==> flow/design.v <==
`timescale 1ns / 1ps
module IDP_encoder_42(   
    input wire[29 - 1 : 0] datain,     
    input wire clock,
    output reg[41:0] codeout     
    );
    reg [3:0] code_reg;
    wire [41 - 4 : 0] code_wire;     
    reg [27 - 1 : 0] r_msb;    
    always @(datain) begin       
        if(datain < 102334155) begin   
            code_reg[3:0] = 4'b0000;
            r_msb = datain; 
        end
        else if( (datain >= 102334155) && (datain < 165580141) ) begin
            code_reg[3:0] = 4'b0001;
            r_msb = datain - 63245986; 
        end
        else if( (datain >= 165580141) && (datain < 267914296) ) begin
            code_reg[3:0] = 4'b1000;
            r_msb = datain - 165580141; 
        end
        else if( (datain >= 267914296) && (datain < (165580141 * 2)) ) begin
            code_reg[3:0] = 4'b1001;
            r_msb = datain - 63245986 - 165580141; 
        end
        else if( (datain >= (165580141 * 2)) && (datain < 433494437) ) begin
            code_reg[3:0] = 4'b0011;
            r_msb = datain - 63245986 - 267914296; 
        end
        else if( (datain >= 433494437) && (datain < (267914296 * 2)) ) begin
            code_reg[3:0] = 4'b1100;
            r_msb = datain - 267914296 - 165580141; 
        end
        else if( (datain >= (267914296 * 2)) && (datain < (267914296 * 2 + 63245986)) ) begin
            code_reg[3:0] = 4'b0110;
            r_msb = datain - (267914296 * 2); 
        end
        else if( (datain >= (267914296 * 2 + 63245986)) && (datain < 701408733) ) begin
            code_reg[3:0] = 4'b0111;
            r_msb = datain - (267914296 * 2) - 63245986; 
        end
        else if( (datain >= 701408733) && (datain < (701408733 + 63245986)) ) begin
            code_reg[3:0] = 4'b1110;
            r_msb = datain - (267914296 * 2) - 165580141; 
        end
        else begin
            code_reg[3:0] = 4'b1111;
            r_msb = datain - (267914296 * 2) - 165580141 - 63245986; 
        end
    end
    wire [26 - 1 : 0] r37;
    wire [26 - 1 : 0] r36;
    wire [25 - 1 : 0] r35;
    wire [24 - 1 : 0] r34;
    wire [24 - 1 : 0] r33;
    wire [23 - 1 : 0] r32;
    wire [22 - 1 : 0] r31;
    wire [22 - 1 : 0] r30;
    wire [21 - 1 : 0] r29;
    wire [20 - 1 : 0] r28;
    wire [19 - 1 : 0] r27;
    wire [19 - 1 : 0] r26;
    wire [18 - 1 : 0] r25;
    wire [17 - 1 : 0] r24;
    wire [17 - 1 : 0] r23;
    wire [16 - 1 : 0] r22;
    wire [15 - 1 : 0] r21;
    wire [15 - 1 : 0] r20;
    wire [14 - 1 : 0] r19;
    wire [13 - 1 : 0] r18;
    wire [13 - 1 : 0] r17;
    wire [12 - 1 : 0] r16;
    wire [11 - 1 : 0] r15;
    wire [10 - 1 : 0] r14;
    wire [10 - 1 : 0] r13;
    wire [9 - 1 : 0] r12;
    wire [8 - 1 : 0] r11;
    wire [8 - 1 : 0] r10;
    wire [7 - 1 : 0] r09;
    wire [6 - 1 : 0] r08;
    wire [6 - 1 : 0] r07;
    wire [5 - 1 : 0] r06;
    wire [4 - 1 : 0] r05;
    wire [3 - 1 : 0] r04;
    wire [3 - 1 : 0] r03;
    wire [2 - 1 : 0] r02;
    wire [1 - 1 : 0] r01;
    assign r37 = (code_wire[37] == 0) ? (r_msb) : (r_msb - 39088169);
    assign r36 = (code_wire[36] == 0) ? (r37) : (r37 - 24157817);
    assign r35 = (code_wire[35] == 0) ? (r36) : (r36 - 14930352);
    assign r34 = (code_wire[34] == 0) ? (r35) : (r35 - 9227465);
    assign r33 = (code_wire[33] == 0) ? (r34) : (r34 - 5702887);
    assign r32 = (code_wire[32] == 0) ? (r33) : (r33 - 3524578);
    assign r31 = (code_wire[31] == 0) ? (r32) : (r32 - 2178309);
    assign r30 = (code_wire[30] == 0) ? (r31) : (r31 - 1346269);
    assign r29 = (code_wire[29] == 0) ? (r30) : (r30 - 832040);
    assign r28 = (code_wire[28] == 0) ? (r29) : (r29 - 514229);
    assign r27 = (code_wire[27] == 0) ? (r28) : (r28 - 317811);
    assign r26 = (code_wire[26] == 0) ? (r27) : (r27 - 196418);
    assign r25 = (code_wire[25] == 0) ? (r26) : (r26 - 121393);
    assign r24 = (code_wire[24] == 0) ? (r25) : (r25 - 75025);
    assign r23 = (code_wire[23] == 0) ? (r24) : (r24 - 46368);
    assign r22 = (code_wire[22] == 0) ? (r23) : (r23 - 28657);
    assign r21 = (code_wire[21] == 0) ? (r22) : (r22 - 17711);
    assign r20 = (code_wire[20] == 0) ? (r21) : (r21 - 10946);
    assign r19 = (code_wire[19] == 0) ? (r20) : (r20 - 6765);
    assign r18 = (code_wire[18] == 0) ? (r19) : (r19 - 4181);
    assign r17 = (code_wire[17] == 0) ? (r18) : (r18 - 2584);
    assign r16 = (code_wire[16] == 0) ? (r17) : (r17 - 1597);
    assign r15 = (code_wire[15] == 0) ? (r16) : (r16 - 987);
    assign r14 = (code_wire[14] == 0) ? (r15) : (r15 - 610);
    assign r13 = (code_wire[13] == 0) ? (r14) : (r14 - 377);
    assign r12 = (code_wire[12] == 0) ? (r13) : (r13 - 233);
    assign r11 = (code_wire[11] == 0) ? (r12) : (r12 - 144);
    assign r10 = (code_wire[10] == 0) ? (r11) : (r11 - 89);
    assign r09 = (code_wire[09] == 0) ? (r10) : (r10 - 55);
    assign r08 = (code_wire[08] == 0) ? (r09) : (r09 - 34);
    assign r07 = (code_wire[07] == 0) ? (r08) : (r08 - 21);
    assign r06 = (code_wire[06] == 0) ? (r07) : (r07 - 13);
    assign r05 = (code_wire[05] == 0) ? (r06) : (r06 - 8);
    assign r04 = (code_wire[04] == 0) ? (r05) : (r05 - 5);
    assign r03 = (code_wire[03] == 0) ? (r04) : (r04 - 3);
    assign r02 = (code_wire[02] == 0) ? (r03) : (r03 - 2);
    assign r01 = (code_wire[01] == 0) ? (r02) : (r02 - 1);
    assign code_wire[37] = (r_msb < 39088169) ? (0) : ( (r_msb >= 63245986) ? (1) : (code_reg[0]) );
    assign code_wire[36] = (r37 < 24157817) ? (0) : ( (r37 >= 39088169) ? (1) : (code_wire[37]) );
    assign code_wire[35] = (r36 < 14930352) ? (0) : ( (r36 >= 24157817) ? (1) : (code_wire[36]) );
    assign code_wire[34] = (r35 < 9227465) ? (0) : ( (r35 >= 14930352) ? (1) : (code_wire[35]) );
    assign code_wire[33] = (r34 < 5702887) ? (0) : ( (r34 >= 9227465) ? (1) : (code_wire[34]) );
    assign code_wire[32] = (r33 < 3524578) ? (0) : ( (r33 >= 5702887) ? (1) : (code_wire[33]) );
    assign code_wire[31] = (r32 < 2178309) ? (0) : ( (r32 >= 3524578) ? (1) : (code_wire[32]) );
    assign code_wire[30] = (r31 < 1346269) ? (0) : ( (r31 >= 2178309) ? (1) : (code_wire[31]) );
    assign code_wire[29] = (r30 < 832040) ? (0) : ( (r30 >= 1346269) ? (1) : (code_wire[30]) );
    assign code_wire[28] = (r29 < 514229) ? (0) : ( (r29 >= 832040) ? (1) : (code_wire[29]) );
    assign code_wire[27] = (r28 < 317811) ? (0) : ( (r28 >= 514229) ? (1) : (code_wire[28]) );
    assign code_wire[26] = (r27 < 196418) ? (0) : ( (r27 >= 317811) ? (1) : (code_wire[27]) );
    assign code_wire[25] = (r26 < 121393) ? (0) : ( (r26 >= 196418) ? (1) : (code_wire[26]) );
    assign code_wire[24] = (r25 < 75025) ? (0) : ( (r25 >= 121393) ? (1) : (code_wire[25]) );
    assign code_wire[23] = (r24 < 46368) ? (0) : ( (r24 >= 75025) ? (1) : (code_wire[24]) );
    assign code_wire[22] = (r23 < 28657) ? (0) : ( (r23 >= 46368) ? (1) : (code_wire[23]) );
    assign code_wire[21] = (r22 < 17711) ? (0) : ( (r22 >= 28657) ? (1) : (code_wire[22]) );
    assign code_wire[20] = (r21 < 10946) ? (0) : ( (r21 >= 17711) ? (1) : (code_wire[21]) );
    assign code_wire[19] = (r20 < 6765) ? (0) : ( (r20 >= 10946) ? (1) : (code_wire[20]) );
    assign code_wire[18] = (r19 < 4181) ? (0) : ( (r19 >= 6765) ? (1) : (code_wire[19]) );
    assign code_wire[17] = (r18 < 2584) ? (0) : ( (r18 >= 4181) ? (1) : (code_wire[18]) );
    assign code_wire[16] = (r17 < 1597) ? (0) : ( (r17 >= 2584) ? (1) : (code_wire[17]) );
    assign code_wire[15] = (r16 < 987) ? (0) : ( (r16 >= 1597) ? (1) : (code_wire[16]) );
    assign code_wire[14] = (r15 < 610) ? (0) : ( (r15 >= 987) ? (1) : (code_wire[15]) );
    assign code_wire[13] = (r14 < 377) ? (0) : ( (r14 >= 610) ? (1) : (code_wire[14]) );
    assign code_wire[12] = (r13 < 233) ? (0) : ( (r13 >= 377) ? (1) : (code_wire[13]) );
    assign code_wire[11] = (r12 < 144) ? (0) : ( (r12 >= 233) ? (1) : (code_wire[12]) );
    assign code_wire[10] = (r11 < 89) ? (0) : ( (r11 >= 144) ? (1) : (code_wire[11]) );
    assign code_wire[9] = (r10 < 55) ? (0) : ( (r10 >= 89) ? (1) : (code_wire[10]) );
    assign code_wire[8] = (r09 < 34) ? (0) : ( (r09 >= 55) ? (1) : (code_wire[9]) );
    assign code_wire[7] = (r08 < 21) ? (0) : ( (r08 >= 34) ? (1) : (code_wire[8]) );
    assign code_wire[6] = (r07 < 13) ? (0) : ( (r07 >= 21) ? (1) : (code_wire[7]) );
    assign code_wire[5] = (r06 < 8) ? (0) : ( (r06 >= 13) ? (1) : (code_wire[6]) );
    assign code_wire[4] = (r05 < 5) ? (0) : ( (r05 >= 8) ? (1) : (code_wire[5]) );
    assign code_wire[3] = (r04 < 3) ? (0) : ( (r04 >= 5) ? (1) : (code_wire[4]) );
    assign code_wire[2] = (r03 < 2) ? (0) : ( (r03 >= 3) ? (1) : (code_wire[3]) );
    assign code_wire[1] = (r02 < 1) ? (0) : ( (r02 >= 2) ? (1) : (code_wire[2]) );
    assign code_wire[0] = r01;
    always @(posedge clock) begin
        codeout[41 - 4 : 0] <= code_wire;
        codeout[41 : 41 - 3] <= code_reg;
    end
endmodule
clock: 69.9 ns
lec_check: 0
abc_area: 0
cap_margin: 25
cell_pad_in_sites_detail_placement: 1
core_margin: 2
core_utilization: 69
cts_cluster_diameter: 311
cts_cluster_size: 10
min_routing_layer: met1
place_density_lb_addon: 0.11
setup_slack_margin: 5.0
slew_margin: 25
tns_end_percent: 15
run.sh (not shown) runs the stock make flow with config.mk's settings and CLKGATE_MAP_FILE=.
The first run died in detailed placement, error DPL-0033.
Next try:
Settings changed: ABC_AREA 0 to not set, CAP_MARGIN 25 to 20, CELL_PAD_IN_SITES_DETAIL_PLACEMENT 1 to not set, CORE_UTILIZATION 69 to 27, CTS_CLUSTER_DIAMETER 311 to 60, MIN_ROUTING_LAYER met1 to not set, PLACE_DENSITY_LB_ADDON 0.11 to not set, SETUP_SLACK_MARGIN 5.0 to not set, SLEW_MARGIN 25 to 20, TNS_END_PERCENT 15 to not set.
Clock period 69.9 ns to 82.4 ns, I/O delays scaled along.
With this change the flow finished with timing, DRC and antenna clean.
Die size went up to 2.5 times its value.
Synthesized area does not change.
Synthesized cell count does not change.
Next try:
Settings changed: ABC_AREA set to 1, CORE_UTILIZATION 27 to 72, CTS_CLUSTER_DIAMETER 60 to 389, CTS_CLUSTER_SIZE 10 to 100, PLACE_DENSITY set to 0.87, TNS_END_PERCENT set to 10.
Clock period 82.4 ns to 40.3 ns, I/O delays scaled along.
After rerunning:
- The new run never finished: it broke off in detailed placement (DPL-0038)
- area after synthesis came out lower by 12%
- synthesized cell count rose by 12%
- die size goes down by 67%
Next try:
Settings changed: ABC_AREA 1 to not set, CORE_UTILIZATION 72 to 40, CTS_CLUSTER_DIAMETER 389 to 60, CTS_CLUSTER_SIZE 100 to 10, PLACE_DENSITY 0.87 to not set, TNS_END_PERCENT 10 to not set.
Clock period 40.3 ns to 70.0 ns, I/O delays scaled along.
What happened: Now the flow passed the timing, DRC and antenna checks; area after synthesis increases by about 14%; die size increases by 100%; synthesized cell count decreases by about 11%.
Next try:
Settings changed: CORE_UTILIZATION 40 to 58, CTS_CLUSTER_DIAMETER 60 to not set, CTS_CLUSTER_SIZE 10 to not set, TNS_END_PERCENT set to 95.
Clock period 70.0 ns to 60.3 ns, I/O delays scaled along.
Outcome:
- The changed run ran to the end with violations: negative setup slack
- design area is higher by 15%
- worst setup slack degrades by 2.6 ns
- cell count goes up by 3.9%
- via count is higher by 9.2%
- clock-buffer cell count stays the same
- synthesized cell count stays the same
- global-route usage rises by 12 points
